## build 70
## PPU
module PPU (
    input clk,
    input rst,
    input i_en,
    input [32-1:0] data_in,
    input [11:0] scaling_factor,
    output logic[6:0] data_out,
    output logic valid,
    output logic [31:0] data_in_out
);
Size: roughly 40 flip-flops.
export LEC_CHECK = 0
export ABC_AREA = 0
export CAP_MARGIN = 40
export CORE_MARGIN = 2
export CORE_UTILIZATION = 72
export GPL_ROUTABILITY_DRIVEN = 1
export MAX_ROUTING_LAYER = met4
export MIN_ROUTING_LAYER = met1
export PLACE_DENSITY = 0.65
export SLEW_MARGIN = 40
create_clock -name core_clock -period 110.0 [get_ports {clk}]
run.sh (not shown) runs the stock make flow with config.mk's settings and CLKGATE_MAP_FILE=.
Status: build 70 FAILED at global routing (5_1_grt) (tool error)
The inputs of build 65 differ from those of build 70 as listed below.
- CAP_MARGIN now 20, was 40
- SLEW_MARGIN now 20, was 40
- MIN_ROUTING_LAYER no longer set, was met1
- MAX_ROUTING_LAYER no longer set, was met4
- PLACE_DENSITY no longer set, was 0.65
- GPL_ROUTABILITY_DRIVEN no longer set, was 1
- ABC_AREA no longer set, was 0
- CORE_UTILIZATION now 8, was 72
- the clock period (ns, I/O delays scaled along) now 150.0, was 110.0
In summary, build 65 completed successfully, with a layout that passed the timing, DRC and antenna checks.
From build 70 to build 65 the numbers moved as follows: placed instance count now sits higher, worst slack at placement went up by 20570 ps, post-synthesis instance total flat.


## run A
The RTL this note starts from:
==> flow/design.v <==
module PPU (
    input clk,
    input rst,
    input i_en,
    input [32-1:0] data_in,
    input [11:0] scaling_factor,
    output logic[6:0] data_out,
    output logic valid,
    output logic [31:0] data_in_out
);
logic [32 - 1:0] relu_out;
logic [32:0] data_shift;
logic [7:0] data_quant;
logic [8:0] data_temp;
always @(*) begin
    relu_out = (data_in[32 - 1])? 32'd0 : data_in;
    /*verilator lint_off WIDTHEXPAND*/
    /*verilator lint_off WIDTHTRUNC*/
    data_shift = ({relu_out, 1'b0} / scaling_factor);
    /*verilator lint_on WIDTHTRUNC*/
    /*verilator lint_on WIDTHEXPAND*/
    data_temp = (data_shift > 127)? 254 : data_shift[8:0] + {8'b0, data_shift[0]};
end
always @(posedge clk) begin
    if(rst) begin
        valid <= 1'd0;
        data_out <= 7'd0;
        data_in_out <= 32'd0;
    end
    else begin
        valid <= i_en;
        data_out <= (i_en)? data_temp[7:1] : 7'd0;
        data_in_out <= data_in;
    end
end
endmodule
clock: 120.0 ns
lec_check: 0
cap_margin: 20
cell_pad_in_sites_global_placement: 2
core_margin: 2
core_utilization: 40
cts_cluster_diameter: 99
cts_cluster_size: 21
gpl_timing_driven: 0
setup_slack_margin: 1.19
slew_margin: 20
tns_end_percent: 15
Every stage of the flow completed for run A, and the final layout passed the timing, DRC and antenna checks.
For run B, these inputs were changed with respect to run A:
Settings: CTS_CLUSTER_SIZE changed from 21 to 100; CTS_CLUSTER_DIAMETER changed from 99 to 377; TNS_END_PERCENT removed (was 15); CORE_ASPECT_RATIO newly set to 0.5.
Findings:
- Of the two values seen for highest routing layer actually used, met4 was produced by run B and met5 by run A.
- Run B reports a lower met2 demand-to-capacity share in global routing than run A does.
- When run B is measured against run A, its routability-driven placement congestion ratio turns out about 0.35% lower.
- Summary of run B over run A: met2 wire length moved down, relative area change from synthesis to final layout moved down, via count normalized by instance count moved down.
Setup changes, run B to run C
Settings: GPL_TIMING_DRIVEN no longer set, was 0; CORE_ASPECT_RATIO no longer set, was 0.5; SETUP_SLACK_MARGIN no longer set, was 1.19; CELL_PAD_IN_SITES_GLOBAL_PLACEMENT no longer set, was 2; CORE_UTILIZATION now 58, was 40; CTS_CLUSTER_SIZE no longer set, was 100; CTS_CLUSTER_DIAMETER no longer set, was 377; the clock period (ns, I/O delays scaled along) now 100.0, was 120.0.
### Flow results
- Completing all stages was not enough for run C: its layout failed the final checks because of setup timing.
- Run C vs. run B: global-route wire length before repair went up by 14000 um; final layout net count increased by 393 relative to the old numbers; design area rose by 13%; half-perimeter wire length after detailed placement went up.
- The area of the core of run C falls short of that of run B by 31%.
- Between run C and run B, worst hold slack is higher for run B, run C comes in under that.
- When run C is set beside run B, its total track usage turns out to be 16 points larger.
- Run C: routed length per instance is 21% higher than what run B reported.
- Note that the inserted tap cell count recorded for run C amounts to 0.68 times the value seen in run B.
- Worst setup slack in run C is 7730 ps lower than in run B


Setup of run 1:
Starts from the design.v that is shown in full above.
make LEC_CHECK=0 ABC_AREA=0 CAP_MARGIN=0 CORE_MARGIN=2 CORE_UTILIZATION=72 CTS_CLUSTER_SIZE=35 GPL_ROUTABILITY_DRIVEN=1 HOLD_SLACK_MARGIN=-0.1 MIN_ROUTING_LAYER=met1 PLACE_DENSITY_LB_ADDON=0.21 SLEW_MARGIN=40 finish   # period 123.0 ns
Edits applied to the flow inputs when going from run 1 to run 2:
Settings: PLACE_DENSITY now 0.64, previously not set; CORE_ASPECT_RATIO now 0.5, previously not set; PLACE_DENSITY_LB_ADDON no longer set, was 0.21; the clock period (ns, I/O delays scaled along) now 111.0, was 123.0.
Results
Ran to the end and failed final checks on max-capacitance violations, max-slew violations, negative setup slack: run 2.
For wire length, dividing the value from run 1 by the value from run 2 gives 0.78.
Number of hold violations in the final report came out exactly the same in run 2 and run 1.
Total number of cells along the worst setup path (run 2 over run 1): increase, 1.4%
Input-level comparison between run 3 and run 2:
Settings: MAX_ROUTING_LAYER newly set to met4; CORE_ASPECT_RATIO changed from 0.5 to 1.05; HOLD_SLACK_MARGIN removed (was -0.1); CORE_UTILIZATION changed from 72 to 65; PLACE_DENSITY removed (was 0.64); CTS_CLUSTER_SIZE removed (was 35); the clock period (ns, I/O delays scaled along) changed from 111.0 to 147.0.
==> results <==
Run 3: PASS, flow complete, no timing, DRC or antenna violations. Run 3 and run 2 ended up with nearly the same clock-pin slew reported for the worst setup and hold paths after clock tree synthesis. Delta(pin count of the biggest net entering global routing, run 3 - run 2) > 0. Changes observed in run 3 relative to run 2: layout overhead on the synthesized area dropped 14 points. Of run 3 and run 2, the run reporting the higher sum of routed wire length over all layers was run 2. Met1 layer wirelength in the final routing (run 3 over run 2): decrease, 11%. Of run 3 and run 2, it is run 3 that has the higher required arrival time at the worst endpoint. Total cell area at the placement stage ends up lower on run 3. Any difference in clock tree cell share of total cell area between run 3 and run 2 is small enough to ignore.
Changes in run 4 relative to run 3:
Settings: a deleted MIN_ROUTING_LAYER that had been met1; an added TNS_END_PERCENT of 5; a deleted GPL_ROUTABILITY_DRIVEN that had been 1; a deleted ABC_AREA that had been 0; a change of SLEW_MARGIN from 40 to 20; a deleted CORE_ASPECT_RATIO that had been 1.05; an added CTS_CLUSTER_DIAMETER of 30; a change of CAP_MARGIN from 0 to 20; a change of the clock period (ns, I/O delays scaled along) from 147.0 to 98.5.
==> comparison <==
Run 4 | ERROR | global routing
Run 4 vs. run 3: number of distinct library cell variants in the gate-level netlist after synthesis now sits at about the same level; die area comparable; number of cells after detailed placement went up 347.


== the previous run ==
Starts from the design.v that is shown in full above.
==> flow/config.mk <==
export PLATFORM = sky130hd
export DESIGN_NAME = PPU
export DESIGN_NICKNAME = PPU
export VERILOG_FILES = /design/flow/design.v
export SDC_FILE = /design/flow/constraint.sdc
export NUM_CORES = 4
export LEC_CHECK = 0
export CAP_MARGIN = 20
export CORE_MARGIN = 2
export CORE_UTILIZATION = 65
export CTS_CLUSTER_DIAMETER = 40
export HOLD_SLACK_MARGIN = -0.1
export SLEW_MARGIN = 20
export TNS_END_PERCENT = 5
==> flow/constraint.sdc <==
create_clock -name core_clock -period 98.5 [get_ports {clk}]
set_input_delay 19.7000 -clock core_clock [delete_from_list [all_inputs] [get_ports {clk}]]
set_output_delay 19.7000 -clock core_clock [all_outputs]
set_load 0.01 [all_outputs]
The flow ended early for the previous run: it failed with a tool error in global routing.
The following lists how the current run was set up differently from the previous run:
Settings: changing CORE_UTILIZATION from 65 to 40; removing CTS_CLUSTER_DIAMETER (formerly 40); removing TNS_END_PERCENT (formerly 5); removing HOLD_SLACK_MARGIN (formerly -0.1); changing the clock period (ns, I/O delays scaled along) from 98.5 to 115.0.
## What came out
The current run ended with every stage complete and zero timing, DRC or antenna violations. | post-synthesis sequential area ratio | the previous run vs the current run | ≈ equal |. Post-detailed-placement half-perimeter wirelength (the current run over the previous run): decrease, 2700 um. Diff the previous run -> the current run: standard cell area after detailed placement lower; die size shows an increase of 61%; die span in x now larger; synthesized net count about even. Going from the previous run to the current run, the number of instances in the placed design was found to have gone up by about 2%. Placer's final routability congestion estimate: the current run lower than the previous run.


// PPU: RTL as listed in full above, without the edits since
clock: 120.0 ns
lec_check: 0
cap_margin: 20
cell_pad_in_sites_global_placement: 2
core_margin: 2
core_utilization: 40
cts_cluster_diameter: 78
cts_cluster_size: 21
gpl_timing_driven: 0
place_density: 0.95
setup_slack_margin: 1.19
slew_margin: 20
Rerun with:
- CELL_PAD_IN_SITES_GLOBAL_PLACEMENT: 2 -> not set
- CORE_UTILIZATION: 40 -> 69
- CTS_CLUSTER_DIAMETER: 78 -> not set
- CTS_CLUSTER_SIZE: 21 -> not set
- GPL_TIMING_DRIVEN: 0 -> not set
- PLACE_DENSITY: 0.95 -> not set
- SETUP_SLACK_MARGIN: 1.19 -> not set
- clock period: 120.0 -> 115.0 ns (I/O delays scaled with it)
The changed run finished with timing, DRC and antenna clean; utilization climbs by 32 points; wire length climbs by a few percent; setup slack gets worse by 2.7 ns; worst hold slack gets worse by 1.0 ns; cell area drops by a few percent.
Rerun with:
- CORE_UTILIZATION: 69 -> 63
- HOLD_SLACK_MARGIN: not set -> -0.08
- MAX_ROUTING_LAYER: not set -> met4
- clock period: 115.0 -> 100.0 ns (I/O delays scaled with it)
Result: With this change the flow failed in global routing on GRT-0232. Die area rose by roughly a tenth. Synthesized area stays the same. Synthesized cell count is unchanged.
Rerun with:
- CORE_UTILIZATION: 63 -> 40
- HOLD_SLACK_MARGIN: -0.08 -> not set
- MAX_ROUTING_LAYER: met4 -> not set
- SETUP_SLACK_MARGIN: not set -> 5.0
- clock period: 100.0 -> 115.0 ns (I/O delays scaled with it)
Effect: The new run finished clean; area after synthesis does not change; die area climbs by 56%; synthesized cell count is unchanged.


== alpha ==
// PPU: RTL as listed in full above, without the edits since
clock: 205.0 ns
lec_check: 0
cap_margin: 20
core_aspect_ratio: 1.15
core_margin: 2
core_utilization: 40
cts_cluster_diameter: 279
cts_cluster_size: 10
hold_slack_margin: 0.14
max_routing_layer: met4
min_routing_layer: met1
place_density: 0.79
setup_slack_margin: 5.0
slew_margin: 25
tns_end_percent: 65
alpha | status: complete | timing, DRC, antenna: pass
Inputs modified between alpha and beta:
# alpha
export LEC_CHECK = 0
export CAP_MARGIN = 20
export CORE_ASPECT_RATIO = 1.15
export CORE_MARGIN = 2
export CORE_UTILIZATION = 40
export CTS_CLUSTER_DIAMETER = 279
export CTS_CLUSTER_SIZE = 10
export HOLD_SLACK_MARGIN = 0.14
export MAX_ROUTING_LAYER = met4
export MIN_ROUTING_LAYER = met1
export PLACE_DENSITY = 0.79
export SETUP_SLACK_MARGIN = 5.0
export SLEW_MARGIN = 25
export TNS_END_PERCENT = 65
create_clock -name core_clock -period 205.0 [get_ports {clk}]
# beta
export LEC_CHECK = 0
export CAP_MARGIN = 20
export CELL_PAD_IN_SITES_DETAIL_PLACEMENT = 1
export CORE_ASPECT_RATIO = 1.15
export CORE_MARGIN = 2
export CORE_UTILIZATION = 40
export CTS_CLUSTER_DIAMETER = 279
export CTS_CLUSTER_SIZE = 73
export GPL_TIMING_DRIVEN = 0
export HOLD_SLACK_MARGIN = 0.14
export MAX_ROUTING_LAYER = met4
export MIN_ROUTING_LAYER = met1
export PLACE_DENSITY = 0.79
export SETUP_SLACK_MARGIN = 5.0
export SLEW_MARGIN = 25
export TNS_END_PERCENT = 65
create_clock -name core_clock -period 205.0 [get_ports {clk}]
beta vs. alpha: unique cell type count in the Yosys netlist roughly the same; post-synthesis instance area did not really move. beta terminated abnormally: global routing reported ODB-0269. Note that the placed wire-length estimate after detailed placement recorded for alpha amounts to 0.67 times the value seen in beta. Of beta and alpha, the run reporting the higher last weighted congestion value of the routability-driven placer was alpha. Taking alpha as the reference, in beta total die size ~0 delta; share of the yosys chip area belonging to registers barely changed; top-level port count roughly the same. Re per-instance average area after synthesis: no difference whatsoever between beta and alpha. beta -> alpha: net count entering floorplan delta 0, exact match.


RTL: the design.v shown in full above, as it stands there.
clock: 103.0 ns
lec_check: 0
cap_margin: 20
core_margin: 2
core_utilization: 68
cts_cluster_size: 50
hold_slack_margin: -0.09
slew_margin: 20
tns_end_percent: 5
The starting point died in global routing.
==> next run, changes <==
- CTS_CLUSTER_SIZE: 50 -> 32
After rerunning: The new run ended with an error in global routing on GRT-0232; synthesized area stays the same; die area is unchanged; synthesized cell count does not change.


## maple
RTL: the design.v shown in full above, as it stands there.
export LEC_CHECK = 0
export ABC_AREA = 1
export CAP_MARGIN = 20
export CORE_MARGIN = 2
export CORE_UTILIZATION = 65
export CTS_CLUSTER_SIZE = 76
export HOLD_SLACK_MARGIN = 0.29
export SLEW_MARGIN = 20
create_clock -name core_clock -period 61.7 [get_ports {clk}]
Stage in which a tool error killed maple: detailed placement.
Changes in birch relative to maple:
--- a/flow/config.mk
+++ b/flow/config.mk
@@ -7,8 +7,5 @@
 export LEC_CHECK = 0
-export ABC_AREA = 1
 export CAP_MARGIN = 20
 export CORE_MARGIN = 2
-export CORE_UTILIZATION = 65
-export CTS_CLUSTER_SIZE = 76
-export HOLD_SLACK_MARGIN = 0.29
-export SLEW_MARGIN = 20
+export CORE_UTILIZATION = 68
+export SLEW_MARGIN = 5
==> flow/constraint.sdc <==
create_clock -name core_clock -period 120.0 [get_ports {clk}]
set_input_delay 24.0000 -clock core_clock [delete_from_list [all_inputs] [get_ports {clk}]]
set_output_delay 24.0000 -clock core_clock [all_outputs]
set_load 0.01 [all_outputs]
maple did not finish: a tool error stopped it during detailed placement. The final layout from birch, which completed every stage, passed the timing, DRC and antenna checks at the end of the flow. birch ended with less die width than maple. birch vs maple — weighted congestion at the end of routability-driven global placement climbed slightly. Relative to maple, core area has gone down in birch. As of birch, yosys-reported design area after synthesis had fallen by more than 10% compared to maple. birch -> maple: number of flops mapped to enable cells by yosys delta 0, exact match. Taking birch over maple, the synthesized cell count ratio works out to 0.75. birch does better than maple on area after synthesis. The cell count listed in synth_stat.txt reported for birch is smaller than that of maple by 1126.


Starts from the design.v that is shown in full above.
clock: 120.0 ns
lec_check: 0
cap_margin: 20
cell_pad_in_sites_global_placement: 2
core_aspect_ratio: 0.5
core_margin: 2
core_utilization: 40
cts_cluster_diameter: 377
cts_cluster_size: 21
gpl_timing_driven: 0
setup_slack_margin: -2.0
slew_margin: 20
==> next run, changes <==
Settings changed: CAP_MARGIN 20 to 15, CELL_PAD_IN_SITES_DETAIL_PLACEMENT set to 2, CELL_PAD_IN_SITES_GLOBAL_PLACEMENT 2 to not set, CORE_ASPECT_RATIO 0.5 to not set, CORE_UTILIZATION 40 to 68, CTS_CLUSTER_DIAMETER 377 to not set, CTS_CLUSTER_SIZE 21 to not set, GPL_ROUTABILITY_DRIVEN set to 0, SETUP_SLACK_MARGIN -2.0 to not set, SLEW_MARGIN 20 to 5, TNS_END_PERCENT set to 75.
After rerunning:
- The changed run failed in detailed placement (3_5_place_dp) (DPL-0033)
- synthesized cell count stays the same
- area after synthesis stays the same
- die area came out lower by 41%
==> next run, changes <==
Settings changed: CAP_MARGIN 15 to 20, CELL_PAD_IN_SITES_DETAIL_PLACEMENT 2 to not set, CORE_UTILIZATION 68 to 57, GPL_ROUTABILITY_DRIVEN 0 to not set, GPL_TIMING_DRIVEN 0 to not set, SLEW_MARGIN 5 to 20, TNS_END_PERCENT 75 to 5.
Clock period 120.0 ns to 98.5 ns, I/O delays scaled along.
Effect:
- This time the run finished but failed the layout checks on negative setup slack
- area after synthesis does not change
- synthesized cell count stays the same
- die size went up by 19%
==> next run, changes <==
Settings changed: CORE_UTILIZATION 57 to 65, HOLD_SLACK_MARGIN set to -0.1, MAX_ROUTING_LAYER set to met4.
What happened: The new run ended with an error in global routing (5_1_grt) on GRT-0232. Die area falls by 12%. Area after synthesis does not change. Synthesized cell count stays the same.
==> next run, changes <==
Settings changed: CTS_CLUSTER_DIAMETER set to 28, HOLD_SLACK_MARGIN -0.1 to not set.
What happened: The changed run stopped in global routing (5_1_grt). Area after synthesis stays the same. Die area is unchanged. Synthesized cell count is unchanged.
